## config.mk

```make
export PLATFORM = sky130hd
export DESIGN_NAME = router_extended
export DESIGN_NICKNAME = router_extended
export VERILOG_FILES = /design/flow/design.v
export SDC_FILE = /design/flow/constraint.sdc
export NUM_CORES = 4
export LEC_CHECK = 0
export ABC_AREA = 1
export CAP_MARGIN = 20
export CELL_PAD_IN_SITES_GLOBAL_PLACEMENT = 0
export CORE_ASPECT_RATIO = 1.81
export CORE_MARGIN = 9
export CORE_UTILIZATION = 51
export CTS_CLUSTER_DIAMETER = 255
export CTS_CLUSTER_SIZE = 98
export GPL_ROUTABILITY_DRIVEN = 0
export MIN_ROUTING_LAYER = met1
export PLACE_DENSITY = 0.41
export SETUP_SLACK_MARGIN = -0.55
export SLEW_MARGIN = 40
export TNS_END_PERCENT = 15
```

## constraint.sdc

```tcl
create_clock -name core_clock -period 5.55 [get_ports {clk}]
set_input_delay 1.1100 -clock core_clock [delete_from_list [all_inputs] [get_ports {clk}]]
set_output_delay 1.1100 -clock core_clock [all_outputs]
set_load 0.01 [all_outputs]
```

## design.v

```verilog
`timescale 1ns/1ps
module base2_alu #(
  parameter LAT_BIN = 1,   
  parameter LAT_DEC = 8,   
  parameter LAT_DUO = 6    
)(
  input  wire        clk,
  input  wire        rst,
  input  wire        start,
  input  wire [3:0]  opcode,
  input  wire [15:0] a,
  input  wire [15:0] b,
  output reg         busy,
  output reg         done,
  output reg  [31:0] result
);
  reg [7:0] countdown;
  wire [7:0] lat_sel =
      (opcode <= 4'd2) ? LAT_BIN :
      ((opcode <= 4'd5) ? LAT_DEC : LAT_DUO);
  wire [31:0] res_bin =
      (opcode==4'd0)   ? (a + b) :
      (opcode==4'd1)   ? (a - b) :
      (opcode==4'd2)   ? (a * b) :
      (opcode==4'd3)   ? (a + b) :
      (opcode==4'd4)   ? (a - b) :
      (opcode==4'd5) ? (a * 16'd10) :
      (opcode==4'd6) ? (a + b) :
      (opcode==4'd7) ? (a - b) :
      (opcode==4'd8)  ? (a * 16'd3) : 32'd0;
  always @(posedge clk) begin
    if (rst) begin
      busy <= 1'b0; done <= 1'b0; countdown <= 8'd0; result <= 32'd0;
    end else begin
      done <= 1'b0;
      if (start && !busy) begin
        busy      <= 1'b1;
        countdown <= (lat_sel==0) ? 1 : lat_sel;
      end else if (busy) begin
        if (countdown > 8'd1) begin
          countdown <= countdown - 8'd1;
        end else begin
          busy   <= 1'b0;
          done   <= 1'b1;
          result <= res_bin;
        end
      end
    end
  end
endmodule
`timescale 1ns/1ps
module base10_alu #(
  parameter LAT_DEC = 1,   
  parameter LAT_BIN = 6,   
  parameter LAT_DUO = 6    
)(
  input  wire        clk,
  input  wire        rst,
  input  wire        start,
  input  wire [3:0]  opcode,
  input  wire [15:0] a,
  input  wire [15:0] b,
  output reg         busy,
  output reg         done,
  output reg  [31:0] result
);
  reg [7:0] countdown;
  wire [7:0] lat_sel =
      ((opcode>=4'd3) && (opcode<=4'd5)) ? LAT_DEC :
      ((opcode<=4'd2) ? LAT_BIN : LAT_DUO);
  wire [31:0] res_bin =
      (opcode==4'd0)   ? (a + b) :
      (opcode==4'd1)   ? (a - b) :
      (opcode==4'd2)   ? (a * b) :
      (opcode==4'd3)   ? (a + b) :
      (opcode==4'd4)   ? (a - b) :
      (opcode==4'd5) ? (a * 16'd10) :
      (opcode==4'd6) ? (a + b) :
      (opcode==4'd7) ? (a - b) :
      (opcode==4'd8)  ? (a * 16'd3) : 32'd0;
  always @(posedge clk) begin
    if (rst) begin
      busy <= 1'b0; done <= 1'b0; countdown <= 8'd0; result <= 32'd0;
    end else begin
      done <= 1'b0;
      if (start && !busy) begin
        busy      <= 1'b1;
        countdown <= (lat_sel==0) ? 1 : lat_sel;
      end else if (busy) begin
        if (countdown > 8'd1) begin
          countdown <= countdown - 8'd1;
        end else begin
          busy   <= 1'b0;
          done   <= 1'b1;
          result <= res_bin;
        end
      end
    end
  end
endmodule
`timescale 1ns/1ps
module base12_alu #(
  parameter LAT_DUO = 1,   
  parameter LAT_BIN = 6,   
  parameter LAT_DEC = 8    
)(
  input  wire        clk,
  input  wire        rst,
  input  wire        start,
  input  wire [3:0]  opcode,
  input  wire [15:0] a,
  input  wire [15:0] b,
  output reg         busy,
  output reg         done,
  output reg  [31:0] result
);
  reg [7:0] countdown;
  wire [7:0] lat_sel =
      ((opcode>=4'd6) && (opcode<=4'd8)) ? LAT_DUO :
      ((opcode<=4'd2) ? LAT_BIN : LAT_DEC);
  wire [31:0] res_bin =
      (opcode==4'd0)   ? (a + b) :
      (opcode==4'd1)   ? (a - b) :
      (opcode==4'd2)   ? (a * b) :
      (opcode==4'd3)   ? (a + b) :
      (opcode==4'd4)   ? (a - b) :
      (opcode==4'd5) ? (a * 16'd10) :
      (opcode==4'd6) ? (a + b) :
      (opcode==4'd7) ? (a - b) :
      (opcode==4'd8)  ? (a * 16'd3) : 32'd0;
  always @(posedge clk) begin
    if (rst) begin
      busy <= 1'b0; done <= 1'b0; countdown <= 8'd0; result <= 32'd0;
    end else begin
      done <= 1'b0;
      if (start && !busy) begin
        busy      <= 1'b1;
        countdown <= (lat_sel==0) ? 1 : lat_sel;
      end else if (busy) begin
        if (countdown > 8'd1) begin
          countdown <= countdown - 8'd1;
        end else begin
          busy   <= 1'b0;
          done   <= 1'b1;
          result <= res_bin;
        end
      end
    end
  end
endmodule
`timescale 1ns/1ps
module router_extended #(
  parameter B2_LAT_BIN  = 1, B2_LAT_DEC  = 8, B2_LAT_DUO  = 6,
  parameter B10_LAT_DEC = 1, B10_LAT_BIN = 6, B10_LAT_DUO = 6,
  parameter B12_LAT_DUO = 1, B12_LAT_BIN = 6, B12_LAT_DEC = 8
)(
  input  wire        clk,
  input  wire        rst,
  input  wire        start,
  input  wire [2:0]  cond_sel,
  input  wire [3:0]  opcode,
  input  wire [15:0] op_a,
  input  wire [15:0] op_b,
  output reg         busy,
  output reg         done,
  output reg  [31:0] result
);
  localparam [1:0] ROUTE_SENTINEL = 2'd3;
  wire [1:0] forced_target = (cond_sel <= 3'd2) ? cond_sel[1:0] : ROUTE_SENTINEL;
  wire [1:0] full_router_target =
      (opcode <= 4'd2)   ? 2'd0 :
      (opcode <= 4'd5) ? 2'd1 :
                                  2'd2;
  localparam [1:0] DUO_FALLBACK_TARGET = (B10_LAT_DUO <= B2_LAT_DUO) ? 2'd1 : 2'd0;
  wire [1:0] router_210_target =
      (opcode <= 4'd2)   ? 2'd0 :
      (opcode <= 4'd5) ? 2'd1 :
                                  DUO_FALLBACK_TARGET;
  wire [1:0] routed_target =
      (forced_target != ROUTE_SENTINEL) ? forced_target :
      (cond_sel == 3'd3) ? full_router_target :
      (cond_sel == 3'd4) ? router_210_target :
                           full_router_target;  
  reg  start_b2, start_b10, start_b12;
  wire busy_b2, done_b2;   wire [31:0] res_b2;
  wire busy_b10, done_b10; wire [31:0] res_b10;
  wire busy_b12, done_b12; wire [31:0] res_b12;
  base2_alu #(.LAT_BIN(B2_LAT_BIN), .LAT_DEC(B2_LAT_DEC), .LAT_DUO(B2_LAT_DUO)) u_b2(
    .clk(clk), .rst(rst), .start(start_b2), .opcode(opcode), .a(op_a), .b(op_b),
    .busy(busy_b2), .done(done_b2), .result(res_b2)
  );
  base10_alu #(.LAT_DEC(B10_LAT_DEC), .LAT_BIN(B10_LAT_BIN), .LAT_DUO(B10_LAT_DUO)) u_b10(
    .clk(clk), .rst(rst), .start(start_b10), .opcode(opcode), .a(op_a), .b(op_b),
    .busy(busy_b10), .done(done_b10), .result(res_b10)
  );
  base12_alu #(.LAT_DUO(B12_LAT_DUO), .LAT_BIN(B12_LAT_BIN), .LAT_DEC(B12_LAT_DEC)) u_b12(
    .clk(clk), .rst(rst), .start(start_b12), .opcode(opcode), .a(op_a), .b(op_b),
    .busy(busy_b12), .done(done_b12), .result(res_b12)
  );
  localparam S_IDLE=0, S_WAIT=1;
  reg [0:0] st;
  always @(posedge clk) begin
    if (rst) begin
      st <= S_IDLE; busy <= 1'b0; done <= 1'b0;
      start_b2 <= 1'b0; start_b10 <= 1'b0; start_b12 <= 1'b0;
      result <= 32'd0;
    end else begin
      done <= 1'b0;
      start_b2 <= 1'b0; start_b10 <= 1'b0; start_b12 <= 1'b0;
      case (st)
        S_IDLE: begin
          if (start) begin
            busy <= 1'b1;
            if (routed_target==2'd0) start_b2  <= 1'b1;
            if (routed_target==2'd1) start_b10 <= 1'b1;
            if (routed_target==2'd2) start_b12 <= 1'b1;
            st <= S_WAIT;
          end
        end
        S_WAIT: begin
          if ( (routed_target==2'd0 && done_b2) ||
               (routed_target==2'd1 && done_b10) ||
               (routed_target==2'd2 && done_b12) ) begin
            result <= (routed_target==2'd0) ? res_b2 :
                      (routed_target==2'd1) ? res_b10 :
                                              res_b12;
            done   <= 1'b1;
            busy   <= 1'b0;
            st     <= S_IDLE;
          end
        end
      endcase
    end
  end
endmodule
```

## run.sh

```bash
#!/bin/bash
# the make line also repeats each setting of config.mk as NAME=value (left out here)
make -C /OpenROAD-flow-scripts/flow DESIGN_CONFIG=/design/flow/config.mk WORK_HOME=/design/flow/orfs CLKGATE_MAP_FILE= finish
```

==> results.toml, run 1 <==
# yosys + openroad results
[critical_path]
r2r-end = "u_b2.result[4]"
setup.worst_path.start = "op_b[6]"
crit_path_start_kind = "input pin"
cp.required_ns = 5.92
crit_slowest_cell = "fa_1"
critical-path-top-delay-family = "adder cells"
crit_end = "u_b12.result[30]"
r2r_setup_slack_ns = 3.11
reg2reg_from = "u_b2.countdown[0]"
crit_type = "in2reg"
path_depth = 26
critPathMaxFanout = 4
worstPathArrival_ns = 6.33
slowest_delay_ns = 0.58
r2r_cells = 8
crit_buf_inv = 8
worstSetupEndpointType = "register"

[outcome]
violations = "negative setup slack"
status = "complete, but fails checks"

[yosys]
ys.flop_type = "dfxtp_1"
simple_gate_share = 0.268
synthTopCellsByCount = "nand2_1 (781), inv_1 (703), nor2_1 (267)"
logic_family = "adder cells"
top_cells_by_area = "fa_1 (19%), dfxtp_1 (16%), nand2_1 (14%)"
synth_area_per_cell_um2 = 6.58
yosys_cells = 3196
edf_count = 0
ys_area_mm2 = 0.0210
compound_area_frac = 0.113
most_common_cell = "nand2_1"
ys_seq_share = 0.156
numSynthFlops = 164
yosys_warnings = 4
synth_cell_types = 47
ys_sh_xor = 0.0137
yosys.area.top_type_share = 0.188
largest_area_cell = "fa_1"
async_flop_share = 0
mux_share = 0
postSynthCellCount = 3196
ys_sh_adder = 0.299
syn_area_mm2 = 0.0210
fp_nets = 3622

[layout]
syn_to_final_growth_pct = 18.9
mi_logic_area_mm2 = 0.0153
seqCellArea_mm2 = 0.00328
fin_nets = 3803
fillers = 3908
final_cells = 3887

[pwr]
p_seq_w = 0.00123
p_int_w = 0.00776
power_density_mw_per_mm2 = 612
comb_power_w = 0.0127
seq_power_share = 0.080
ir_drop_v = 0.000812
power_switching_w = 0.00756
combPwrFrac = 0.829
p_leak_nw = 13.4
pg_clk_w = 0.00139
top_power_group = "combinational logic"
pwr-share-clk = 0.090
power.share.switching = 0.494

[floorplan]
dieArea_mm2 = 0.0492
num_rows = 99
floorplan.core_util = 0.519
die_h_um = 291
core-area_mm2 = 0.0405
die_w_um = 169
io_pins = 76

[clocking]
hold_buffers = 0
clock_sinks = 164
clkTransAtPathRegs_ns = 0.06
clock_latency_ns = 0.48
cts_max_path_buffers = 3
cts_buffers = 25
cts_max_level = 4
cts_tree = "done"
clockRootBuffer = "clkbuf_16"

[timing]
slew_headroom = 0.520
finalHoldViolCount = 0
setup_ws_ns = -0.404
clock_skew_ns = 0.00943
timing.hold.ws_ns = 0.468
finalCritPeriodShare = 1.07
worst_pin_slew_ns = 0.715
setup_viol = 75
final.min_clock_period_ns = 5.95
final_max_slew_viol_count = 0
fmax_mhz = 168

[route]
met3_wirelength_um = 3930
num_vias = 21200
wl_um = 72400
drt-met1-wl_um = 25900
drt_iter0_drc = 1357
drc = 0
n_antenna_cell = 0
dr.pass1.iters = 8
routed_via_density = 5.44
top_layer = "met4"
ant_nets = 0
wl_per_cell_um = 18.6
met2_length_um = 37000

[grt]
grt_max_degree = 79
grt_use_total = 0.298
grt_pass1_vias = 21900
grt_pass1_wl_um = 116000
grt_overflow_total = 0
antenna_found_initial = 0

[place]
dpl.hpwl_um = 58500
port_buffers = 75
dp.cells = 3864

[run]
drv_cap = 0
tool_warnings = 49

[min_path]
hold_path_depth = 1
hp-class = "reg2reg"
whs_endpoint = "u_b2.countdown[7]"
min_from = "u_b2.countdown[7]"
per-layer routing:
metal  up-vias  track usage
li1      10200            -
met3       256       0.0333
met2       748        0.545
met4         0        0.217
met1      9978        0.305
met5         -            0
metrics by stage:
step / setup WS [ns] / cell area (um2) / util / total power (W) / setup TNS (ns)
CTS: -0.547 / 24900 / 0.615 / 0.0139 / -36.48
detailed placement: -1.60 / 23900 / 0.589 / 0.0112 / -110.36
finish: -0.404 / 25000 / 0.618 / 0.0153 / -23.80
floorplan: -0.565 / 21200 / - / 0.00718 / -31.15
global route: -0.585 / 25000 / 0.618 / 0.0165 / -39.76
global placement: -1.60 / 23900 / 0.589 / 0.0112 / -109.70
area by class of cell:
type / count / area share
Clock buffer: 30 / 0.0274
Multi-Input combinational cell: 2196 / 0.612
Clock inverter: 2 / 0.00140
Timing Repair Buffer: 279 / 0.0958
Sequential cell: 164 / 0.131
Tap cell: 505 / 0.0253
Inverter: 711 / 0.107
repair_timing:
action / in CTS / in global routing
gates cloned: 5 / 0
resized: 188 / 199
setup buffers: 13 / 13
pin swaps: 32 / 104
endpoints found under the setup margin: 73 / 73
==> run 2, diff against run 1 <==
- CAP_MARGIN: 20 -> 0
- CELL_PAD_IN_SITES_GLOBAL_PLACEMENT: 0 -> unset
- CORE_ASPECT_RATIO: 1.81 -> unset
- CORE_MARGIN: 9 -> 2
- CORE_UTILIZATION: 51 -> 70
- CTS_CLUSTER_DIAMETER: 255 -> unset
- CTS_CLUSTER_SIZE: 98 -> 25
- GPL_ROUTABILITY_DRIVEN: 0 -> unset
- MIN_ROUTING_LAYER: met1 -> unset
- PLACE_DENSITY: 0.41 -> unset
- SETUP_SLACK_MARGIN: -0.55 -> 0.37
- SLEW_MARGIN: 40 -> 20
- TNS_END_PERCENT: 15 -> unset
- clock period: 5.55 -> 6.93 ns (I/O delays scaled with it)
==> results.toml, run 2 <==
# physical design summary
[outcome]
status = "stopped before the end"
failed_stage = "global routing"
error = "[ERROR GRT-0232] Routing congestion too high. Check the congestion heatmap in the GUI."

[yosys]
edf_count = 0
logic_family = "adder cells"
simple_gate_share = 0.268
async_flop_share = 0
yosys_cells = 3196
ys_seq_share = 0.156
fp_nets = 3622
numSynthFlops = 164
postSynthCellCount = 3196
most_common_cell = "nand2_1"
yosys.area.top_type_share = 0.188
synth_cell_types = 47
syn_area_mm2 = 0.0210
compound_area_frac = 0.113
ys_sh_xor = 0.0137
largest_area_cell = "fa_1"
ys.flop_type = "dfxtp_1"
synth_area_per_cell_um2 = 6.58
yosys_warnings = 4
ys_sh_adder = 0.299
ys_area_mm2 = 0.0210
top_cells_by_area = "fa_1 (19%), dfxtp_1 (16%), nand2_1 (14%)"
synthTopCellsByCount = "nand2_1 (781), inv_1 (703), nor2_1 (267)"
mux_share = 0

[floorplan]
die_w_um = 177
dieArea_mm2 = 0.0314
io_pins = 76
num_rows = 63
core-area_mm2 = 0.0296
floorplan.core_util = 0.710
die_h_um = 177

[grt]
grt_use_total = 0.696
grt_overflow_total = 3

[place]
dpl.hpwl_um = 54500
gp_congestion = 1.02
port_buffers = 75

[clocking]
hold_buffers = 0
cts_buffers = 17
clock_sinks = 164
cts_max_level = 4
clockRootBuffer = "clkbuf_16"
cts_max_path_buffers = 2
[run 2: layer usage]
metal  track usage  GRT overflow
met1         0.696             0
met2         0.891             2
met3         0.523             0
met4         0.654             1
met5         0.277             0
[run 2: stage by stage]
| stage | cell area [um2] | setup WS (ns) | setup TNS, ns | total power [W] | std cells |
|---|---|---|---|---|---|
| floorplan | 21100 | 0.384 | 0 | 0.00559 | 3196 |
| global placement | 23200 | -0.314 | -12.22 | 0.00844 | 3709 |
| detailed placement | 23200 | -0.431 | -21.49 | 0.00865 | 3710 |
| CTS | 24400 | 0.346 | 0 | 0.0110 | 3752 |
[run 2: repair_timing]
item,4_1_cts
pin swaps,44
buffers inserted,7
setup endpoints to repair,72
resized,144
gates cloned,3
==> run 3, diff against run 2 <==
- ABC_AREA: 1 -> unset
- CAP_MARGIN: 0 -> 20
- CELL_PAD_IN_SITES_GLOBAL_PLACEMENT: unset -> 0
- CORE_ASPECT_RATIO: unset -> 1.81
- CORE_UTILIZATION: 70 -> 64
- CTS_CLUSTER_DIAMETER: unset -> 255
- CTS_CLUSTER_SIZE: 25 -> unset
- GPL_ROUTABILITY_DRIVEN: unset -> 1
- MIN_ROUTING_LAYER: unset -> met1
- PLACE_DENSITY_LB_ADDON: unset -> 0.1
- SETUP_SLACK_MARGIN: 0.37 -> -0.0
- SLEW_MARGIN: 20 -> 40
- clock period: 6.93 -> 6.71 ns (I/O delays scaled with it)
==> results.toml, run 3 <==
# yosys + openroad results
[pwr]
p_seq_w = 0.00101
seq_power_share = 0.081
power_switching_w = 0.00594
combPwrFrac = 0.832
power_density_mw_per_mm2 = 519
ir_drop_v = 0.000516
top_power_group = "combinational logic"
pg_clk_w = 0.00109
p_leak_nw = 10.7
p_int_w = 0.00659
power.share.switching = 0.474
comb_power_w = 0.0104
pwr-share-clk = 0.087

[grt]
antenna_found_initial = 0
grt_overflow_total = 0
grt_pass1_vias = 20100
grt_use_total = 0.412
grt_pass1_wl_um = 103000
grt_max_degree = 78

[timing]
worst_pin_slew_ns = 0.876
fmax_mhz = 144
grt_setup_unrepaired = "true"
setup_viol = 26
finalCritPeriodShare = 1.03
setup_ws_ns = -0.223
final_max_slew_viol_count = 0
slew_headroom = 0.408
finalHoldViolCount = 0
final.min_clock_period_ns = 6.93
clock_skew_ns = 0.00787

[route]
dr.pass1.iters = 5
wl_um = 68700
routed_via_density = 6.38
drt_iter0_drc = 1473
n_antenna_cell = 0
num_vias = 19400
drc = 0
ant_nets = 0
wl_per_cell_um = 22.5

[critical_path]
crit_path_start_kind = "input pin"
crit_buf_inv = 10
path_depth = 26
crit_type = "in2reg"
cp.required_ns = 7.01
r2r_setup_slack_ns = 3.92
crit_end = "u_b10.result[27]"
critical-path-top-delay-family = "adder cells"
crit_slowest_cell = "fa_1"
reg2reg_from = "u_b10.countdown[2]"
slowest_delay_ns = 0.54
worstSetupEndpointType = "register"
r2r_cells = 6
r2r-end = "u_b10.result[25]"
worstPathArrival_ns = 7.23
critPathMaxFanout = 4
setup.worst_path.start = "op_b[4]"

[yosys]
most_common_cell = "nand2_1"
simple_gate_share = 0.177
synthTopCellsByCount = "nand2_1 (312), inv_1 (290), nor2_1 (201)"
yosys_warnings = 4
logic_family = "adder cells"
largest_area_cell = "fa_1"
ys_seq_share = 0.169
async_flop_share = 0
ys_area_mm2 = 0.0194
top_cells_by_area = "fa_1 (20%), dfxtp_1 (17%), ha_1 (12%)"
synth_area_per_cell_um2 = 8.08
yosys_cells = 2406
fp_nets = 2832
syn_area_mm2 = 0.0194
postSynthCellCount = 2406
ys.flop_type = "dfxtp_1"
edf_count = 0
synth_cell_types = 80
yosys.area.top_type_share = 0.204
compound_area_frac = 0.186
mux_share = 0.0250
numSynthFlops = 164
ys_sh_xor = 0.0365
ys_sh_adder = 0.324

[min_path]
whs_endpoint = "u_b12.result[10]"
hold_path_depth = 2
min_from = "u_b12.result[10]"
hp-class = "reg2reg"

[clocking]
cts_buffers = 17
clock_latency_ns = 0.43
clockRootBuffer = "clkbuf_16"
cts_tree = "done"
cts_max_level = 4
clock_sinks = 164
clkTransAtPathRegs_ns = 0.06
cts_max_path_buffers = 2

[layout]
syn_to_final_growth_pct = 24.2
fillers = 1957
fin_nets = 3070
final_cells = 3048
mi_logic_area_mm2 = 0.0155
seqCellArea_mm2 = 0.00328

[floorplan]
floorplan.core_util = 0.651
num_rows = 85
die_h_um = 239
core-area_mm2 = 0.0299
io_pins = 76
dieArea_mm2 = 0.0319
die_w_um = 134

[place]
dp.cells = 2957
dpl_worst_slack_ns = -1.09
dpl.hpwl_um = 49000
gp_congestion = 1.06
port_buffers = 75

[run]
tool_warnings = 49
drv_cap = 0

[outcome]
status = "complete, but fails checks"
violations = "negative setup slack"
## run 3: layer usage
metal | track usage | wire length (um) | up-vias
li1 | - | - | 8568
met1 | 0.400 | 21900 | 9402
met2 | 0.753 | 34600 | 1023
met3 | 0.0556 | 4470 | 451
met4 | 0.361 | 7800 | 0
met5 | 0 | 0 | -
## run 3: what timing repair did
action | 4_1_cts | 5_1_grt
pin swaps | 91 | 135
hold buffers | 0 | 0
resized | 203 | 186
setup endpoints to repair | 69 | 65
setup buffers | 47 | 17
gates cloned | 3 | 0
## run 3: layout make-up
type / count / area share
clock buffers: 18 / 0.0182
clock inverters: 14 / 0.00938
inverters: 293 / 0.0461
multi-input cells: 1827 / 0.644
flip-flops and latches: 164 / 0.136
well taps: 391 / 0.0203
repair buffers: 341 / 0.126
## run 3: stage by stage
stage / area (um2) / hold slack, ns / power (W) / util / TNS [ns]
after floorplan: 19600 / 0.424 / 0.00573 / - / -0.00922
after global placement: 22000 / 0.435 / 0.00838 / 0.737 / -50.46
after detailed placement: 22000 / 0.446 / 0.00859 / 0.737 / -57.51
after CTS: 23600 / 0.454 / 0.0111 / 0.790 / -0.177
after global routing: 24100 / 0.468 / 0.0133 / 0.808 / -9.43
final: 24100 / 0.452 / 0.0125 / 0.808 / -3.11
==> run 4, diff against run 3 <==
- CELL_PAD_IN_SITES_DETAIL_PLACEMENT: unset -> 1
- CELL_PAD_IN_SITES_GLOBAL_PLACEMENT: 0 -> 3
- CORE_UTILIZATION: 64 -> 60
- CTS_CLUSTER_DIAMETER: 255 -> 93
- GPL_TIMING_DRIVEN: unset -> 0
- HOLD_SLACK_MARGIN: unset -> 0.16
- MAX_ROUTING_LAYER: unset -> met4
- SETUP_SLACK_MARGIN: -0.0 -> 2.03
- clock period: 6.71 -> 7.51 ns (I/O delays scaled with it)
==> results.toml, run 4 <==
# physical design summary
[outcome]
status = "stopped before the end"
failed_stage = "global placement without I/O"
error = "[ERROR FLW-0024] Place density exceeds 1.0 (current PLACE_DENSITY_LB_ADDON =  0.1). Please check if the value of  PLACE_DENSITY_LB_ADDON is between 0 and 0.99."

[yosys]
ys_area_mm2 = 0.0194
numSynthFlops = 164
postSynthCellCount = 2406
mux_share = 0.0250
ys_seq_share = 0.169
logic_family = "adder cells"
simple_gate_share = 0.177
syn_area_mm2 = 0.0194
ys_sh_adder = 0.324
async_flop_share = 0
yosys_warnings = 4
yosys_cells = 2406
ys_sh_xor = 0.0365
synth_area_per_cell_um2 = 8.08
most_common_cell = "nand2_1"
ys.flop_type = "dfxtp_1"
top_cells_by_area = "fa_1 (20%), dfxtp_1 (17%), ha_1 (12%)"
synthTopCellsByCount = "nand2_1 (312), inv_1 (290), nor2_1 (201)"
yosys.area.top_type_share = 0.204
compound_area_frac = 0.186
synth_cell_types = 80
largest_area_cell = "fa_1"
edf_count = 0
fp_nets = 2832

[floorplan]
num_rows = 88
core-area_mm2 = 0.0319
dieArea_mm2 = 0.0339
die_w_um = 138
die_h_um = 246
floorplan.core_util = 0.609
==> run 5, diff against run 4 <==
- ABC_AREA: unset -> 1
- CELL_PAD_IN_SITES_DETAIL_PLACEMENT: 1 -> unset
- CELL_PAD_IN_SITES_GLOBAL_PLACEMENT: 3 -> unset
- CORE_ASPECT_RATIO: 1.81 -> unset
- CORE_UTILIZATION: 60 -> 70
- CTS_CLUSTER_DIAMETER: 93 -> 238
- CTS_CLUSTER_SIZE: unset -> 37
- GPL_ROUTABILITY_DRIVEN: 1 -> unset
- GPL_TIMING_DRIVEN: 0 -> unset
- HOLD_SLACK_MARGIN: 0.16 -> unset
- MAX_ROUTING_LAYER: met4 -> unset
- MIN_ROUTING_LAYER: met1 -> unset
- PLACE_DENSITY_LB_ADDON: 0.1 -> unset
- SETUP_SLACK_MARGIN: 2.03 -> 0.21
- SLEW_MARGIN: 40 -> 20
- clock period: 7.51 -> 6.38 ns (I/O delays scaled with it)
==> results.toml, run 5 <==
# physical design summary
[outcome]
status = "stopped before the end"
failed_stage = "global routing"
error = "[ERROR GRT-0232] Routing congestion too high. Check the congestion heatmap in the GUI."

[yosys]
synthTopCellsByCount = "nand2_1 (781), inv_1 (703), nor2_1 (267)"
simple_gate_share = 0.268
synth_cell_types = 47
ys_seq_share = 0.156
postSynthCellCount = 3196
numSynthFlops = 164
ys_area_mm2 = 0.0210
top_cells_by_area = "fa_1 (19%), dfxtp_1 (16%), nand2_1 (14%)"
syn_area_mm2 = 0.0210
compound_area_frac = 0.113
ys_sh_xor = 0.0137
yosys_warnings = 4
yosys_cells = 3196
most_common_cell = "nand2_1"
fp_nets = 3622
mux_share = 0
ys.flop_type = "dfxtp_1"
logic_family = "adder cells"
yosys.area.top_type_share = 0.188
largest_area_cell = "fa_1"
ys_sh_adder = 0.299
edf_count = 0
synth_area_per_cell_um2 = 6.58
async_flop_share = 0

[floorplan]
floorplan.core_util = 0.710
dieArea_mm2 = 0.0314
io_pins = 76
die_w_um = 177
num_rows = 63
die_h_um = 177
core-area_mm2 = 0.0296

[clocking]
clockRootBuffer = "clkbuf_16"
cts_max_level = 4
cts_max_path_buffers = 2
clock_sinks = 164
cts_buffers = 17

[place]
dpl.hpwl_um = 57000
gp_congestion = 1.08
dpl_worst_slack_ns = -0.784
port_buffers = 75

[grt]
grt_use_total = 0.921
grt_overflow_total = 777
run 5: metal layers:
metal	GRT overflow	GRT usage
met1	55	0.880
met2	417	1.04
met3	61	0.835
met4	229	0.971
met5	15	0.673
run 5: stage by stage:
stage          std cells  cell area [um2]  total power, W   util  hold WS (ns)
3_3_place_gp        3725            23500         0.00968  0.794         0.449
2_1_floorplan       3196            21400         0.00661      -         0.437
3_5_place_dp        3725            23500         0.00997  0.794         0.457
4_1_cts             3809            25300          0.0131  0.855         0.465
run 5: repair_timing:
action	CTS
cloned	4
pin swaps	126
buffers inserted	48
endpoints found under the setup margin	75
gates resized	332
hold buffers	0
==> run 6, diff against run 5 <==
- ABC_AREA: 1 -> unset
- CELL_PAD_IN_SITES_DETAIL_PLACEMENT: unset -> 1
- CORE_UTILIZATION: 70 -> 40
- CTS_CLUSTER_DIAMETER: 238 -> 395
- CTS_CLUSTER_SIZE: 37 -> unset
- MAX_ROUTING_LAYER: unset -> met4
- PLACE_DENSITY_LB_ADDON: unset -> 0.13
- SETUP_SLACK_MARGIN: 0.21 -> unset
- SLEW_MARGIN: 20 -> 15
- clock period: 6.38 -> 8.16 ns (I/O delays scaled with it)
==> results.toml, run 6 <==
# yosys + openroad results
[critical_path]
critical-path-top-delay-family = "adder cells"
cp_common_cell = "fa_1"
r2r_setup_slack_ns = 5.33
crit_type = "in2reg"
crit_end = "u_b2.result[17]"
path_depth = 22
cp.required_ns = 8.46
setup.worst_path.start = "op_a[11]"
path_cells = "clkdlybuf4s50_1 -> nand2_1 -> fa_1 -> fa_1 -> fa_1 -> inv_1 -> fa_1 -> fa_1 -> inv_1 -> fa_1 -> inv_1 -> ha_1 -> and3_1 -> and2_1 -> a311oi_2 -> buf_4 -> nand2b_1 -> a21oi_1 -> xor2_1 -> a222oi_1 -> buf_4 -> a211oi_1"
crit_buf_inv = 6
reg2reg_from = "u_b10.countdown[2]"
r2r-end = "u_b10.result[25]"
crit_slowest_cell = "clkdlybuf4s50_1"
worstSetupEndpointType = "register"
crit_path_start_kind = "input pin"
slowest_delay_ns = 0.69
r2r_cells = 6
critPathMaxFanout = 7
worstPathArrival_ns = 8.24

[grt]
grt_overflow_total = 0
antenna_found_initial = 0
grt_pass1_wl_um = 108000
grt_pass1_vias = 19200
grt_use_total = 0.284
grt_max_degree = 81

[layout]
fin_nets = 2931
fin_area_mm2 = 0.0222
seqCellArea_mm2 = 0.00328
syn_to_final_growth_pct = 13.9
mi_logic_area_mm2 = 0.0146
final_cells = 3133
fillers = 5748

[timing]
worst_pin_slew_ns = 1.09
setup_viol = 0
clock_skew_ns = 0.0100
finalCritPeriodShare = 0.973
fmax_mhz = 126
timing.hold.ws_ns = 0.456
final.min_clock_period_ns = 7.94
finalHoldViolCount = 0
slew_headroom = 0.271
grt_setup_unrepaired = "false"
final_max_slew_viol_count = 0
setup_ws_ns = 0.216

[route]
drc = 0
drt_iter0_drc = 1074
ant_nets = 0
wl_um = 68100
n_antenna_cell = 0
dr.pass1.iters = 5
routed_via_density = 5.68
wl_per_cell_um = 21.8
num_vias = 17800

[yosys]
postSynthCellCount = 2406
yosys_cells = 2406
mux_share = 0.0250
synth_area_per_cell_um2 = 8.08
most_common_cell = "nand2_1"
ys.flop_type = "dfxtp_1"
edf_count = 0
ys_seq_share = 0.169
fp_nets = 2832
async_flop_share = 0
synth_cell_types = 80
numSynthFlops = 164
ys_sh_xor = 0.0365
logic_family = "adder cells"
syn_area_mm2 = 0.0194
ys_area_mm2 = 0.0194
compound_area_frac = 0.186
yosys.area.top_type_share = 0.204
largest_area_cell = "fa_1"
yosys_warnings = 4
top_cells_by_area = "fa_1 (20%), dfxtp_1 (17%), ha_1 (12%)"
ys_sh_adder = 0.324
simple_gate_share = 0.177
synthTopCellsByCount = "nand2_1 (312), inv_1 (290), nor2_1 (201)"

[min_path]
hp-class = "reg2reg"
whs_endpoint = "result[14]"
min_from = "result[14]"
hold_path_depth = 2

[pwr]
power_density_mw_per_mm2 = 336
seq_power_share = 0.112
p_seq_w = 0.000833
power_w = 0.00743
ir_drop_v = 0.000403
p_leak_nw = 9.86
combPwrFrac = 0.774
top_power_group = "combinational logic"
power_switching_w = 0.00373
pg_clk_w = 0.000847
p_int_w = 0.00371
comb_power_w = 0.00575
power.share.switching = 0.501
pwr-share-clk = 0.114

[place]
dpl.hpwl_um = 54300
dpl_worst_slack_ns = -0.206
gp_congestion = 0.952
port_buffers = 75
dp.cells = 3101
placed_cell_area_mm2 = 0.0215

[floorplan]
core-area_mm2 = 0.0478
floorplan.core_util = 0.406
num_rows = 80
io_pins = 76
die_h_um = 224
die_w_um = 224
dieArea_mm2 = 0.0504

[run]
tool_warnings = 46
drv_cap = 0

[outcome]
status = "no timing/DRC/antenna violations"

[clocking]
clock_latency_ns = 0.44
cts_max_path_buffers = 2
clockRootBuffer = "clkbuf_16"
cts_buffers = 17
cts_max_level = 4
clock_sinks = 164
cts_tree = "done"
clkTransAtPathRegs_ns = 0.07
post_cts_buffers = 0
==> run 6: what timing repair did <==
action	4_1_cts	5_1_grt
setup endpoints to repair	0	19
resized	0	9
endpoints found under the hold margin	0	0
hold buffers	0	0
==> run 6: through the flow <==
stage | TNS (ns) | util
after floorplan | 0 | -
after global placement | -0.704 | 0.449
after detailed placement | -3.95 | 0.449
after CTS | 0 | 0.462
after global routing | 0 | 0.463
final | 0 | 0.463
==> run 6: metal layers <==
metal | share of wire | track usage
met3 | 0.041 | 0.0342
met5 | 0 | -
met4 | 0.033 | 0.0923
met1 | 0.46 | 0.371
met2 | 0.47 | 0.461
==> run 6: final cells by class <==
type | count | area share
multi-input combinational | 1827 | 0.660
timing repair buffer | 202 | 0.0798
tap | 615 | 0.0347
inverter | 293 | 0.0496
sequential | 164 | 0.148
clock buffer | 22 | 0.0214
clock inverter | 10 | 0.00655
==> run 7, diff against run 6 <==
- ABC_AREA: unset -> 1
- CELL_PAD_IN_SITES_DETAIL_PLACEMENT: 1 -> unset
- CORE_UTILIZATION: 40 -> 72
- CTS_CLUSTER_DIAMETER: 395 -> unset
- MAX_ROUTING_LAYER: met4 -> unset
- PLACE_DENSITY: unset -> 0.42
- PLACE_DENSITY_LB_ADDON: 0.13 -> unset
- SETUP_SLACK_MARGIN: unset -> -0.32
- SLEW_MARGIN: 15 -> 20
- TNS_END_PERCENT: unset -> 15
- clock period: 8.16 -> 4.63 ns (I/O delays scaled with it)
==> results.toml, run 7 <==
# physical design summary
[outcome]
failed_stage = "global routing"
status = "stopped before the end"
error = "[ERROR GRT-0232] Routing congestion too high. Check the congestion heatmap in the GUI."

[yosys]
largest_area_cell = "fa_1"
synthTopCellsByCount = "nand2_1 (781), inv_1 (703), nor2_1 (267)"
ys_sh_xor = 0.0137
ys_sh_adder = 0.299
ys_area_mm2 = 0.0210
async_flop_share = 0
compound_area_frac = 0.113
yosys.area.top_type_share = 0.188
fp_nets = 3622
ys.flop_type = "dfxtp_1"
ys_seq_share = 0.156
synth_area_per_cell_um2 = 6.58
yosys_cells = 3196
top_cells_by_area = "fa_1 (19%), dfxtp_1 (16%), nand2_1 (14%)"
syn_area_mm2 = 0.0210
simple_gate_share = 0.268
edf_count = 0
logic_family = "adder cells"
most_common_cell = "nand2_1"
numSynthFlops = 164
synth_cell_types = 47
yosys_warnings = 4
postSynthCellCount = 3196
mux_share = 0

[floorplan]
die_h_um = 175
die_w_um = 175
dieArea_mm2 = 0.0306
core-area_mm2 = 0.0287
floorplan.core_util = 0.733
io_pins = 76
num_rows = 62

[grt]
grt_overflow_total = 400
grt_use_total = 0.883

[place]
placed_cell_area_mm2 = 0.0237
gp_congestion = 1.08
dp.cells = 3720
dpl.hpwl_um = 56200
port_buffers = 75

[clocking]
clockRootBuffer = "clkbuf_16"
cts_max_path_buffers = 2
clock_sinks = 164
cts_max_level = 4
cts_buffers = 17
hold_buffers = 0
==> run 7: through the flow <==
stage               worst slack (ns)  hold WS, ns   util
floorplan                      -1.14        0.437      -
global placement               -2.04        0.449  0.825
detailed placement             -2.17        0.458  0.825
CTS                            -1.24        0.470  0.886
==> run 7: repair_timing <==
item,in CTS
buffers inserted,37
resized,357
setup endpoints to repair,78
cloned,9
pin swaps,108
==> run 7: metal layers <==
layer,global-route usage,GRT overflow
met5,0.611,2
met4,0.908,147
met3,0.757,21
met2,1.00,193
met1,0.877,37
==> run 8, diff against run 7 <==
- ABC_AREA: 1 -> unset
- CELL_PAD_IN_SITES_GLOBAL_PLACEMENT: unset -> 1
- CORE_MARGIN: 2 -> 7
- CORE_UTILIZATION: 72 -> 22
- GPL_TIMING_DRIVEN: unset -> 0
- PLACE_DENSITY: 0.42 -> unset
- SETUP_SLACK_MARGIN: -0.32 -> unset
- SLEW_MARGIN: 20 -> 25
- TNS_END_PERCENT: 15 -> unset
- clock period: 4.63 -> 12.7 ns (I/O delays scaled with it)
==> results.toml, run 8 <==
# yosys + openroad results
[route]
wl_um = 73300
routed_via_density = 4.73
num_vias = 17400
drc = 0
wl_per_cell_um = 20.0
drt_iter0_drc = 1134
ant_nets = 0
dr.pass1.iters = 6

[min_path]
hold_path_depth = 2
whs_endpoint = "result[9]"
min_from = "result[9]"
hp-class = "reg2reg"

[clocking]
clock_sinks = 164
clock_latency_ns = 0.44
cts_max_path_buffers = 2
cts_buffers = 17
clockRootBuffer = "clkbuf_16"
post_cts_buffers = 0
cts_max_level = 4
hold_buffers = 0
clkTransAtPathRegs_ns = 0.08
cts_tree = "done"
cts.repair.resized = 0

[critical_path]
r2r-end = "u_b12.result[15]"
worstSetupEndpointType = "register"
path_cells = "clkdlybuf4s50_1 -> clkbuf_1 -> nand2_1 -> fa_1 -> fa_1 -> fa_1 -> fa_1 -> inv_1 -> fa_1 -> inv_1 -> fa_1 -> inv_1 -> ha_1 -> a211oi_1 -> o21ai_0 -> a31oi_1 -> o31ai_2 -> a41oi_1 -> o21ai_0 -> and4_1 -> or3_1 -> a21oi_1"
cp_common_cell = "fa_1"
path_depth = 22
setup.worst_path.start = "op_a[10]"
crit_type = "in2reg"
crit_buf_inv = 5
cp.required_ns = 13.08
crit_path_start_kind = "input pin"
r2r_setup_slack_ns = 9.74
reg2reg_from = "u_b12.countdown[2]"
crit_slowest_cell = "clkdlybuf4s50_1"
critical-path-top-delay-family = "adder cells"
worstPathArrival_ns = 10.66
critPathMaxFanout = 12
slowest_delay_ns = 1.08
crit_end = "u_b12.result[30]"
r2r_cells = 6

[timing]
finalCritPeriodShare = 0.810
grt_setup_unrepaired = "false"
final_max_slew_viol_count = 0
slew_headroom = 0.270
worst_pin_slew_ns = 1.09
clock_skew_ns = 0.0172
tns_ns = 0
setup_viol = 0
fmax_mhz = 97.3
final.min_clock_period_ns = 10.28
finalHoldViolCount = 0

[pwr]
p_leak_nw = 9.41
power_density_mw_per_mm2 = 206
power.share.switching = 0.552
pwr-share-clk = 0.118
combPwrFrac = 0.765
p_seq_w = 0.000534
top_power_group = "combinational logic"
p_int_w = 0.00206
comb_power_w = 0.00351
pg_clk_w = 0.000542
ir_drop_v = 0.000228
power_switching_w = 0.00254
seq_power_share = 0.116

[yosys]
numSynthFlops = 164
syn_area_mm2 = 0.0194
ys.flop_type = "dfxtp_1"
postSynthCellCount = 2406
ys_sh_adder = 0.324
async_flop_share = 0
most_common_cell = "nand2_1"
largest_area_cell = "fa_1"
ys_area_mm2 = 0.0194
fp_nets = 2832
top_cells_by_area = "fa_1 (20%), dfxtp_1 (17%), ha_1 (12%)"
synth_area_per_cell_um2 = 8.08
simple_gate_share = 0.177
edf_count = 0
synthTopCellsByCount = "nand2_1 (312), inv_1 (290), nor2_1 (201)"
ys_seq_share = 0.169
logic_family = "adder cells"
mux_share = 0.0250
yosys.area.top_type_share = 0.204
yosys_warnings = 4
synth_cell_types = 80
compound_area_frac = 0.186
yosys_cells = 2406
ys_sh_xor = 0.0365

[floorplan]
core-area_mm2 = 0.0872
num_rows = 108
die_w_um = 311
dieArea_mm2 = 0.0969
die_h_um = 311
io_pins = 76
floorplan.core_util = 0.223

[layout]
fin_nets = 2927
syn_to_final_growth_pct = 14.6
seqCellArea_mm2 = 0.00328
mi_logic_area_mm2 = 0.0146
fillers = 9664
fin_area_mm2 = 0.0223
utilization = 0.256

[run]
tool_warnings = 46
drv_cap = 0

[place]
dpl.hpwl_um = 59500
gp_congestion = 0.862
placed_cell_area_mm2 = 0.0217
port_buffers = 74

[grt]
grt_use_total = 0.147
grt_max_degree = 20
antenna_found_initial = 2
grt_pass1_vias = 17700
grt_overflow_total = 0
grt_pass1_wl_um = 112000

[outcome]
status = "no timing/DRC/antenna violations"
run 8: area by class of cell:
cell class,count,share of cell area
Inverter,293,0.0493
Sequential cell,164,0.147
Multi-Input combinational cell,1827,0.654
Timing Repair Buffer,76,0.0338
Antenna cell,1,0.000112
Clock buffer,17,0.0191
Clock inverter,15,0.00932
Tap cell,1155,0.0648
Buffer,122,0.0227
run 8: metal layers:
layer	vias to the layer above	global-route usage	part of all wire
met3	75	0.0136	0.040
met2	427	0.247	0.46
met5	-	0	0
met4	0	0.0313	0.022
met1	8578	0.205	0.48
li1	8274	-	-
run 8: per-stage QoR:
stage	hold WS, ns	power, W	cells	setup WS (ns)
2_1_floorplan	0.424	0.00287	2406	4.44
5_1_grt	0.471	0.00505	3669	2.05
3_5_place_dp	0.442	0.00408	3637	1.87
6_report	0.454	0.00459	3670	2.42
4_1_cts	0.457	0.00464	3669	2.31
3_3_place_gp	0.436	0.00408	3635	1.88
==> run 9, diff against run 8 <==
- CELL_PAD_IN_SITES_GLOBAL_PLACEMENT: 1 -> unset
- CORE_ASPECT_RATIO: unset -> 0.71
- CORE_MARGIN: 7 -> 2
- CORE_UTILIZATION: 22 -> 72
- CTS_CLUSTER_SIZE: unset -> 37
- GPL_TIMING_DRIVEN: 0 -> unset
- HOLD_SLACK_MARGIN: unset -> 0.3
- PLACE_DENSITY_LB_ADDON: unset -> 0.0
- SETUP_SLACK_MARGIN: unset -> 0.21
- SLEW_MARGIN: 25 -> 20
- TNS_END_PERCENT: unset -> 5
- clock period: 12.7 -> 6.43 ns (I/O delays scaled with it)
==> results.toml, run 9 <==
# physical design summary
[clocking]
clock_sinks = 164
cts_buffers = 25
cts_max_level = 4
hold_buffers = 0
cts_max_path_buffers = 3
clockRootBuffer = "clkbuf_16"

[yosys]
largest_area_cell = "fa_1"
async_flop_share = 0
ys.flop_type = "dfxtp_1"
ys_sh_adder = 0.324
most_common_cell = "nand2_1"
fp_nets = 2832
compound_area_frac = 0.186
ys_sh_xor = 0.0365
ys_seq_share = 0.169
top_cells_by_area = "fa_1 (20%), dfxtp_1 (17%), ha_1 (12%)"
yosys.area.top_type_share = 0.204
yosys_cells = 2406
postSynthCellCount = 2406
syn_area_mm2 = 0.0194
numSynthFlops = 164
yosys_warnings = 4
synth_cell_types = 80
logic_family = "adder cells"
edf_count = 0
simple_gate_share = 0.177
synth_area_per_cell_um2 = 8.08
mux_share = 0.0250
ys_area_mm2 = 0.0194
synthTopCellsByCount = "nand2_1 (312), inv_1 (290), nor2_1 (201)"

[place]
gp_congestion = 1.04
port_buffers = 75
dp.cells = 2937
dpl.hpwl_um = 50700

[floorplan]
io_pins = 76
die_w_um = 199
die_h_um = 142
core-area_mm2 = 0.0265
dieArea_mm2 = 0.0284
floorplan.core_util = 0.735
num_rows = 50

[outcome]
error = "[ERROR GRT-0232] Routing congestion too high. Check the congestion heatmap in the GUI."
status = "stopped before the end"
failed_stage = "global routing"

[grt]
grt_use_total = 0.843
grt_overflow_total = 294
-- run 9: metrics by stage --
stage	setup slack (ns)	hold WS [ns]	area [um2]	total power, W
after CTS	-0.245	0.454	24300	0.0132
after floorplan	-0.132	0.424	19800	0.00635
after detailed placement	-1.28	0.446	22200	0.00944
after global placement	-1.08	0.435	22200	0.00913
-- run 9: per-layer routing --
layer | overflow | GRT usage
met1 | 15 | 0.838
met2 | 164 | 0.970
met3 | 11 | 0.749
met4 | 100 | 0.836
met5 | 4 | 0.423
-- run 9: what timing repair did --
item                       CTS
resized                    313
setup endpoints to repair   72
pin swaps                  162
cloned                       4
buffers inserted            64
==> run 10, diff against run 9 <==
- CELL_PAD_IN_SITES_GLOBAL_PLACEMENT: unset -> 0
- CORE_ASPECT_RATIO: 0.71 -> 1.81
- CORE_UTILIZATION: 72 -> 51
- CTS_CLUSTER_DIAMETER: unset -> 255
- CTS_CLUSTER_SIZE: 37 -> 98
- GPL_ROUTABILITY_DRIVEN: unset -> 0
- HOLD_SLACK_MARGIN: 0.3 -> unset
- MIN_ROUTING_LAYER: unset -> met1
- PLACE_DENSITY_LB_ADDON: 0.0 -> 0.1
- SETUP_SLACK_MARGIN: 0.21 -> -0.0
- SLEW_MARGIN: 20 -> 40
- TNS_END_PERCENT: 5 -> unset
- clock period: 6.43 -> 5.55 ns (I/O delays scaled with it)
==> results.toml, run 10 <==
# yosys + openroad results
[critical_path]
worstSetupEndpointType = "register"
r2r_cells = 6
reg2reg_from = "u_b10.countdown[2]"
path_depth = 24
r2r-end = "u_b10.result[25]"
crit_end = "u_b12.result[30]"
critical-path-top-delay-family = "adder cells"
slowest_delay_ns = 0.53
crit_path_start_kind = "input pin"
crit_buf_inv = 7
cp_common_cell = "fa_1"
r2r_setup_slack_ns = 2.74
worstPathArrival_ns = 6.77
path_cells = "buf_12 -> buf_12 -> and2_4 -> fa_1 -> inv_1 -> fa_1 -> inv_2 -> fa_1 -> fa_1 -> fa_1 -> inv_2 -> fa_1 -> inv_2 -> ha_4 -> a211oi_4 -> o21ai_2 -> a31oi_4 -> o31ai_4 -> buf_6 -> a41oi_4 -> o21ai_2 -> and4_1 -> or3_1 -> a21oi_2"
crit_slowest_cell = "fa_1"
cp.required_ns = 5.92
setup.worst_path.start = "op_b[5]"
crit_type = "in2reg"
critPathMaxFanout = 5

[route]
dr.pass1.iters = 7
wl_per_cell_um = 20.1
wl_um = 64800
drc = 0
routed_via_density = 5.76
drt_iter0_drc = 927
n_antenna_cell = 0
ant_nets = 0
num_vias = 18600

[layout]
seqCellArea_mm2 = 0.00328
mi_logic_area_mm2 = 0.0159
fin_nets = 3144
fin_area_mm2 = 0.0252
fillers = 3164
syn_to_final_growth_pct = 29.7

[pwr]
p_int_w = 0.00827
seq_power_share = 0.079
comb_power_w = 0.0131
p_seq_w = 0.00122
top_power_group = "combinational logic"
power.share.switching = 0.464
power_w = 0.0154
power_density_mw_per_mm2 = 612
pg_clk_w = 0.00109
pwr-share-clk = 0.071
power_switching_w = 0.00717
p_leak_nw = 11.2
combPwrFrac = 0.850
ir_drop_v = 0.000632

[timing]
final_max_slew_viol_count = 0
worst_pin_slew_ns = 0.793
setup_viol = 71
slew_headroom = 0.466
final.min_clock_period_ns = 6.40
finalHoldViolCount = 0
grt_setup_unrepaired = "true"
tns_ns = -47.16
finalCritPeriodShare = 1.15
setup_ws_ns = -0.850
fmax_mhz = 156
clock_skew_ns = 0.00889

[run]
drv_cap = 0
tool_warnings = 49

[grt]
antenna_found_initial = 0
grt_pass1_wl_um = 102000
grt_use_total = 0.328
grt_pass1_vias = 19700
grt_max_degree = 91
grt_overflow_total = 0

[yosys]
synth_cell_types = 80
yosys_warnings = 4
ys_sh_adder = 0.324
most_common_cell = "nand2_1"
synth_area_per_cell_um2 = 8.08
mux_share = 0.0250
yosys_cells = 2406
ys_area_mm2 = 0.0194
fp_nets = 2832
ys.flop_type = "dfxtp_1"
top_cells_by_area = "fa_1 (20%), dfxtp_1 (17%), ha_1 (12%)"
synthTopCellsByCount = "nand2_1 (312), inv_1 (290), nor2_1 (201)"
largest_area_cell = "fa_1"
logic_family = "adder cells"
edf_count = 0
postSynthCellCount = 2406
syn_area_mm2 = 0.0194
simple_gate_share = 0.177
ys_seq_share = 0.169
async_flop_share = 0
numSynthFlops = 164
yosys.area.top_type_share = 0.204
ys_sh_xor = 0.0365
compound_area_frac = 0.186

[floorplan]
num_rows = 96
dieArea_mm2 = 0.0398
io_pins = 76
die_w_um = 149
core-area_mm2 = 0.0377
die_h_um = 267
floorplan.core_util = 0.516

[clocking]
clockRootBuffer = "clkbuf_16"
clock_latency_ns = 0.43
cts_max_level = 4
clkTransAtPathRegs_ns = 0.07
cts_tree = "done"
clock_sinks = 164
cts_buffers = 17
cts_max_path_buffers = 2

[outcome]
violations = "negative setup slack"
status = "complete, but fails checks"

[min_path]
hp-class = "reg2reg"
whs_endpoint = "result[2]"
hold_path_depth = 2
min_from = "result[2]"

[place]
placed_cell_area_mm2 = 0.0227
port_buffers = 75
dpl.hpwl_um = 50400
## run 10: final cells by class
type | instances | share of cell area
inverters | 293 | 0.0445
flip-flops and latches | 164 | 0.130
repair buffers | 415 | 0.148
clock inverters | 14 | 0.00476
clock buffers | 18 | 0.0170
well taps | 490 | 0.0243
multi-input cells | 1827 | 0.631
## run 10: routing by layer
metal  track usage  vias to the layer above  part of all wire
met3        0.0332                      283             0.037
met4         0.254                        0             0.091
li1              -                     8699                 -
met1         0.325                     8934              0.34
met2         0.614                      640              0.53
met5             0                        -                 0
## run 10: timing repair
item / CTS / global route
setup endpoints to repair: 78 / 78
hold buffers: 0 / 0
gates cloned: 4 / 0
gates resized: 246 / 167
buffers inserted: 77 / 11
pin swaps: 109 / 102
## run 10: stage by stage
stage               hold slack, ns   util  std cells  setup WS, ns
finish                       0.451  0.669       3221        -0.850
global route                 0.474  0.669       3221        -0.976
CTS                          0.452  0.654       3213        -0.921
detailed placement           0.443  0.603       3100         -1.74
global placement             0.436  0.603       3100         -1.59
floorplan                    0.424      -       2406        -0.832
==> run 11, diff against run 10 <==
- CAP_MARGIN: 20 -> 10
- CELL_PAD_IN_SITES_DETAIL_PLACEMENT: unset -> 2
- CELL_PAD_IN_SITES_GLOBAL_PLACEMENT: 0 -> 3
- CORE_ASPECT_RATIO: 1.81 -> 0.58
- CORE_MARGIN: 2 -> 9
- CORE_UTILIZATION: 51 -> 17
- CTS_CLUSTER_DIAMETER: 255 -> 395
- CTS_CLUSTER_SIZE: 98 -> unset
- MAX_ROUTING_LAYER: unset -> met5
- MIN_ROUTING_LAYER: met1 -> unset
- PLACE_DENSITY: unset -> 0.79
- PLACE_DENSITY_LB_ADDON: 0.1 -> unset
- SETUP_SLACK_MARGIN: -0.0 -> 2.31
- clock period: 5.55 -> 8.16 ns (I/O delays scaled with it)
==> results.toml, run 11 <==
# yosys + openroad results
[floorplan]
core-area_mm2 = 0.113
die_h_um = 276
dieArea_mm2 = 0.127
io_pins = 76
floorplan.core_util = 0.171
die_w_um = 462
num_rows = 94

[critical_path]
worstSetupEndpointType = "register"
slowest_delay_ns = 0.59
r2r-end = "u_b10.result[31]"
r2r_cells = 6
crit_path_start_kind = "input pin"
path_depth = 24
reg2reg_from = "u_b10.countdown[2]"
setup.worst_path.start = "op_a[3]"
critical-path-top-delay-family = "adder cells"
r2r_setup_slack_ns = 5.19
worstPathArrival_ns = 7.49
path_cells = "buf_6 -> buf_12 -> and2_4 -> fa_1 -> inv_2 -> fa_1 -> inv_1 -> fa_1 -> fa_1 -> fa_1 -> inv_2 -> fa_1 -> inv_2 -> ha_4 -> a211oi_4 -> o21ai_2 -> a31oi_4 -> o31ai_4 -> buf_6 -> a41oi_4 -> o21ai_2 -> and4_1 -> or3_4 -> a21oi_2"
cp_common_cell = "fa_1"
crit_buf_inv = 7
crit_end = "u_b12.result[30]"
cp.required_ns = 8.53
critPathMaxFanout = 8
crit_type = "in2reg"
crit_slowest_cell = "fa_1"

[clocking]
cts_tree = "done"
hold_buffers = 0
clock_sinks = 164
cts_max_path_buffers = 2
clkTransAtPathRegs_ns = 0.07
clockRootBuffer = "clkbuf_16"
cts_buffers = 17
clock_latency_ns = 0.43
cts_max_level = 4

[route]
wl_um = 89900
drc = 0
ant_nets = 0
wl_per_cell_um = 21.8
dr.pass1.iters = 5
routed_via_density = 4.49
drt_iter0_drc = 1167
num_vias = 18600

[yosys]
ys_seq_share = 0.169
yosys_cells = 2406
ys.flop_type = "dfxtp_1"
edf_count = 0
largest_area_cell = "fa_1"
async_flop_share = 0
yosys.area.top_type_share = 0.204
ys_sh_xor = 0.0365
most_common_cell = "nand2_1"
logic_family = "adder cells"
postSynthCellCount = 2406
synth_cell_types = 80
syn_area_mm2 = 0.0194
fp_nets = 2832
ys_area_mm2 = 0.0194
synth_area_per_cell_um2 = 8.08
synthTopCellsByCount = "nand2_1 (312), inv_1 (290), nor2_1 (201)"
top_cells_by_area = "fa_1 (20%), dfxtp_1 (17%), ha_1 (12%)"
simple_gate_share = 0.177
ys_sh_adder = 0.324
compound_area_frac = 0.186
numSynthFlops = 164
mux_share = 0.0250
yosys_warnings = 4

[min_path]
hold_path_depth = 2
whs_endpoint = "u_b12.result[28]"
min_from = "u_b12.result[28]"
hp-class = "reg2reg"

[pwr]
p_seq_w = 0.000833
power_switching_w = 0.00519
p_int_w = 0.00519
comb_power_w = 0.00872
p_leak_nw = 10.6
pwr-share-clk = 0.079
combPwrFrac = 0.841
power_density_mw_per_mm2 = 403
top_power_group = "combinational logic"
ir_drop_v = 0.000449
seq_power_share = 0.080
pg_clk_w = 0.000822
power.share.switching = 0.500

[grt]
grt_pass1_vias = 19800
grt_use_total = 0.137
grt_pass1_wl_um = 133000
antenna_found_initial = 7
grt_max_degree = 70
grt_overflow_total = 0

[place]
placed_cell_area_mm2 = 0.0229
port_buffers = 75
dpl.hpwl_um = 68100

[timing]
worst_pin_slew_ns = 0.836
final.min_clock_period_ns = 7.13
finalHoldViolCount = 0
grt_setup_unrepaired = "true"
final_max_slew_viol_count = 0
finalCritPeriodShare = 0.874
clock_skew_ns = 0.0116
timing.hold.ws_ns = 0.456
slew_headroom = 0.440
fmax_mhz = 140
setup_viol = 0
tns_ns = 0

[layout]
fin_nets = 3004
fillers = 13000
syn_to_final_growth_pct = 32.5
fin_area_mm2 = 0.0258

[outcome]
status = "no timing/DRC/antenna violations"

[run]
drv_cap = 0
tool_warnings = 49
## run 11: through the flow
step	cells	util	total power (W)	setup WS [ns]
after detailed placement	3988	0.201	0.00692	0.0625
after floorplan	2406	-	0.00518	1.26
after global routing	4130	0.227	0.0111	0.896
after global placement	3987	0.201	0.00679	0.236
final	4131	0.227	0.0104	1.03
after CTS	4099	0.220	0.00913	1.07
## run 11: per-layer routing
| metal | part of all wire | vias to the layer above | GRT usage |
|---|---|---|---|
| met5 | 0.00014 | - | 0 |
| met4 | 0.013 | 2 | 0.0216 |
| met3 | 0.061 | 63 | 0.0327 |
| met2 | 0.41 | 389 | 0.197 |
| met1 | 0.51 | 9688 | 0.206 |
| li1 | - | 8422 | - |
## run 11: timing repair
| item | CTS | global route |
|---|---|---|
| setup endpoints to repair | 81 | 78 |
| pin swaps | 94 | 111 |
| buffers inserted | 71 | 28 |
| gates cloned | 8 | 0 |
| resized | 299 | 152 |
## run 11: layout make-up
cell class                 count  area, um2  area share
clock buffer                  18        429      0.0166
multi-input combinational   1827      15900       0.618
sequential                   164       3280       0.127
tap                         1536       1920      0.0746
antenna                        4       10.0    0.000388
clock inverter                14        153     0.00592
timing repair buffer         275       2910       0.113
inverter                     293       1130      0.0439
==> run 12, diff against run 11 <==
- ABC_AREA: unset -> 1
- CAP_MARGIN: 10 -> 0
- CELL_PAD_IN_SITES_DETAIL_PLACEMENT: 2 -> unset
- CELL_PAD_IN_SITES_GLOBAL_PLACEMENT: 3 -> unset
- CORE_ASPECT_RATIO: 0.58 -> unset
- CORE_MARGIN: 9 -> 2
- CORE_UTILIZATION: 17 -> 70
- CTS_CLUSTER_DIAMETER: 395 -> unset
- CTS_CLUSTER_SIZE: unset -> 25
- GPL_ROUTABILITY_DRIVEN: 0 -> unset
- HOLD_SLACK_MARGIN: unset -> -0.1
- MAX_ROUTING_LAYER: met5 -> unset
- PLACE_DENSITY: 0.79 -> unset
- SETUP_SLACK_MARGIN: 2.31 -> 1.67
- SLEW_MARGIN: 40 -> 20
- clock period: 8.16 -> 5.73 ns (I/O delays scaled with it)
==> results.toml, run 12 <==
# physical design summary
[yosys]
ys.flop_type = "dfxtp_1"
most_common_cell = "nand2_1"
largest_area_cell = "fa_1"
simple_gate_share = 0.268
ys_seq_share = 0.156
ys_sh_xor = 0.0137
async_flop_share = 0
synthTopCellsByCount = "nand2_1 (781), inv_1 (703), nor2_1 (267)"
compound_area_frac = 0.113
synth_area_per_cell_um2 = 6.58
mux_share = 0
ys_sh_adder = 0.299
syn_area_mm2 = 0.0210
fp_nets = 3622
edf_count = 0
synth_cell_types = 47
top_cells_by_area = "fa_1 (19%), dfxtp_1 (16%), nand2_1 (14%)"
ys_area_mm2 = 0.0210
yosys.area.top_type_share = 0.188
logic_family = "adder cells"
numSynthFlops = 164
yosys_cells = 3196
yosys_warnings = 4
postSynthCellCount = 3196

[clocking]
cts_max_level = 4
hold_buffers = 0
cts_buffers = 17
clock_sinks = 164
clockRootBuffer = "clkbuf_16"
cts_max_path_buffers = 2

[grt]
grt_overflow_total = 12
grt_use_total = 0.659

[outcome]
error = "[ERROR GRT-0116] Global routing finished with congestion. Check the congestion regions in the DRC Viewer."
failed_stage = "global routing"
status = "stopped before the end"

[floorplan]
core-area_mm2 = 0.0296
floorplan.core_util = 0.710
die_h_um = 177
io_pins = 76
die_w_um = 177
num_rows = 63
dieArea_mm2 = 0.0314

[place]
placed_cell_area_mm2 = 0.0240
gp_congestion = 1.06
dp.cells = 3731
dpl_worst_slack_ns = -1.35
port_buffers = 75
dpl.hpwl_um = 57600
==> run 12: repair_timing <==
action / in CTS
endpoints found under the setup margin: 92
gates cloned: 8
pin swaps: 131
resized: 336
setup buffers: 54
==> run 12: per-layer routing <==
layer	overflow	track usage
met1	0	0.676
met5	0	0.123
met4	4	0.611
met2	8	0.889
met3	0	0.431
==> run 12: per-stage QoR <==
step / util / hold WS, ns
after CTS: 0.881 / 0.471
after detailed placement: 0.810 / 0.460
after global placement: 0.810 / 0.450
after floorplan: - / 0.437
==> run 13, diff against run 12 <==
- ABC_AREA: 1 -> unset
- CAP_MARGIN: 0 -> 20
- CORE_UTILIZATION: 70 -> 64
- CTS_CLUSTER_SIZE: 25 -> unset
- HOLD_SLACK_MARGIN: -0.1 -> unset
- SETUP_SLACK_MARGIN: 1.67 -> 1.83
- clock period: 5.73 -> 6.93 ns (I/O delays scaled with it)
==> results.toml, run 13 <==
# yosys + openroad results
[critical_path]
slowest_delay_ns = 0.58
crit_type = "in2reg"
critPathMaxFanout = 7
r2r-end = "u_b10.result[23]"
r2r_cells = 6
setup.worst_path.start = "op_a[3]"
crit_buf_inv = 7
worstPathArrival_ns = 7.45
path_cells = "buf_6 -> buf_12 -> ha_4 -> inv_2 -> fa_1 -> fa_1 -> inv_1 -> ha_2 -> inv_2 -> fa_1 -> fa_1 -> fa_1 -> inv_2 -> ha_4 -> a211oi_4 -> o211ai_1 -> a311oi_4 -> nand2b_4 -> a21oi_4 -> xor2_1 -> a222oi_1 -> buf_4 -> a211oi_2"
crit_path_start_kind = "input pin"
cp.required_ns = 7.21
reg2reg_from = "u_b10.countdown[2]"
r2r_setup_slack_ns = 4.08
crit_slowest_cell = "fa_1"
crit_end = "u_b10.result[17]"
worstSetupEndpointType = "register"
critical-path-top-delay-family = "adder cells"
cp_common_cell = "fa_1"
path_depth = 23

[floorplan]
num_rows = 63
die_w_um = 178
floorplan.core_util = 0.653
die_h_um = 178
io_pins = 76
dieArea_mm2 = 0.0318
core-area_mm2 = 0.0298

[layout]
fin_nets = 3099
syn_to_final_growth_pct = 28.7
fillers = 1624

[clocking]
clock_latency_ns = 0.44
hold_buffers = 0
clockRootBuffer = "clkbuf_16"
cts_max_path_buffers = 2
cts_max_level = 4
clkTransAtPathRegs_ns = 0.06
cts_buffers = 17
cts_tree = "done"
clock_sinks = 164

[yosys]
synth_cell_types = 80
postSynthCellCount = 2406
ys_area_mm2 = 0.0194
yosys.area.top_type_share = 0.204
synthTopCellsByCount = "nand2_1 (312), inv_1 (290), nor2_1 (201)"
compound_area_frac = 0.186
most_common_cell = "nand2_1"
yosys_cells = 2406
fp_nets = 2832
simple_gate_share = 0.177
ys_sh_adder = 0.324
yosys_warnings = 4
logic_family = "adder cells"
ys_seq_share = 0.169
synth_area_per_cell_um2 = 8.08
async_flop_share = 0
largest_area_cell = "fa_1"
ys.flop_type = "dfxtp_1"
mux_share = 0.0250
syn_area_mm2 = 0.0194
ys_sh_xor = 0.0365
edf_count = 0
numSynthFlops = 164
top_cells_by_area = "fa_1 (20%), dfxtp_1 (17%), ha_1 (12%)"

[pwr]
p_leak_nw = 11.0
pwr-share-clk = 0.073
comb_power_w = 0.0119
power_density_mw_per_mm2 = 555
top_power_group = "combinational logic"
seq_power_share = 0.071
p_seq_w = 0.000981
power_switching_w = 0.00667
p_int_w = 0.00722
ir_drop_v = 0.00148
power.share.switching = 0.480
combPwrFrac = 0.856
pg_clk_w = 0.00101

[route]
routed_via_density = 6.70
dr.pass1.iters = 9
drt_iter0_drc = 2587
wl_per_cell_um = 25.3
n_antenna_cell = 0
wl_um = 78000
drc = 0
num_vias = 20600
ant_nets = 0

[timing]
worst_pin_slew_ns = 1.13
setup_ws_ns = -0.242
fmax_mhz = 139
setup_viol = 46
timing.hold.ws_ns = 0.454
grt_setup_unrepaired = "true"
finalCritPeriodShare = 1.03
clock_skew_ns = 0.00859
slew_headroom = 0.237
final_max_slew_viol_count = 0
finalHoldViolCount = 0
final.min_clock_period_ns = 7.17

[grt]
grt_use_total = 0.439
grt_overflow_total = 0
grt_pass1_vias = 19800
grt_pass1_wl_um = 107000
antenna_found_initial = 2
grt_max_degree = 97

[place]
port_buffers = 75
dpl.hpwl_um = 47900
gp_congestion = 0.978
dpl_worst_slack_ns = -0.710

[min_path]
hold_path_depth = 2
min_from = "result[0]"
whs_endpoint = "result[0]"
hp-class = "reg2reg"

[outcome]
violations = "negative setup slack"
status = "complete, but fails checks"

[run]
drv_cap = 0
tool_warnings = 51
## run 13: layer usage
layer,vias up,part of all wire,global-route usage
met5,-,0.00037,0
li1,8626,-,-
met2,1641,0.44,0.695
met4,4,0.084,0.255
met1,9762,0.35,0.544
met3,562,0.13,0.114
## run 13: repair_timing
| item | 4_1_cts | 5_1_grt |
|---|---|---|
| resized | 288 | 146 |
| hold endpoints to repair | 0 | 0 |
| endpoints found under the setup margin | 84 | 82 |
| pin swaps | 129 | 100 |
| setup buffers | 57 | 29 |
| gates cloned | 6 | 0 |
## run 13: final cells by class
class                           count  area (um2)  area share
Tap cell                          390         488      0.0195
Timing Repair Buffer              370        3450       0.138
Clock buffer                       23         488      0.0195
Multi-Input combinational cell   1827       16100       0.642
Inverter                          293        1120      0.0446
Clock inverter                      9         140     0.00560
Sequential cell                   164        3280       0.131
## run 13: through the flow
| step | setup TNS (ns) | utilization | std cells | power (W) | instance area [um2] |
|---|---|---|---|---|---|
| floorplan | 0 | - | 2406 | 0.00611 | 20100 |
| CTS | 0 | 0.815 | 3047 | 0.0116 | 24300 |
| global placement | -23.14 | 0.747 | 2952 | 0.00881 | 22300 |
| detailed placement | -29.62 | 0.747 | 2952 | 0.00900 | 22300 |
| global route | -5.73 | 0.840 | 3076 | 0.0144 | 25000 |
| finish | -4.77 | 0.840 | 3076 | 0.0139 | 25000 |
No activity file was given, so power comes from the tool's default toggle rates.
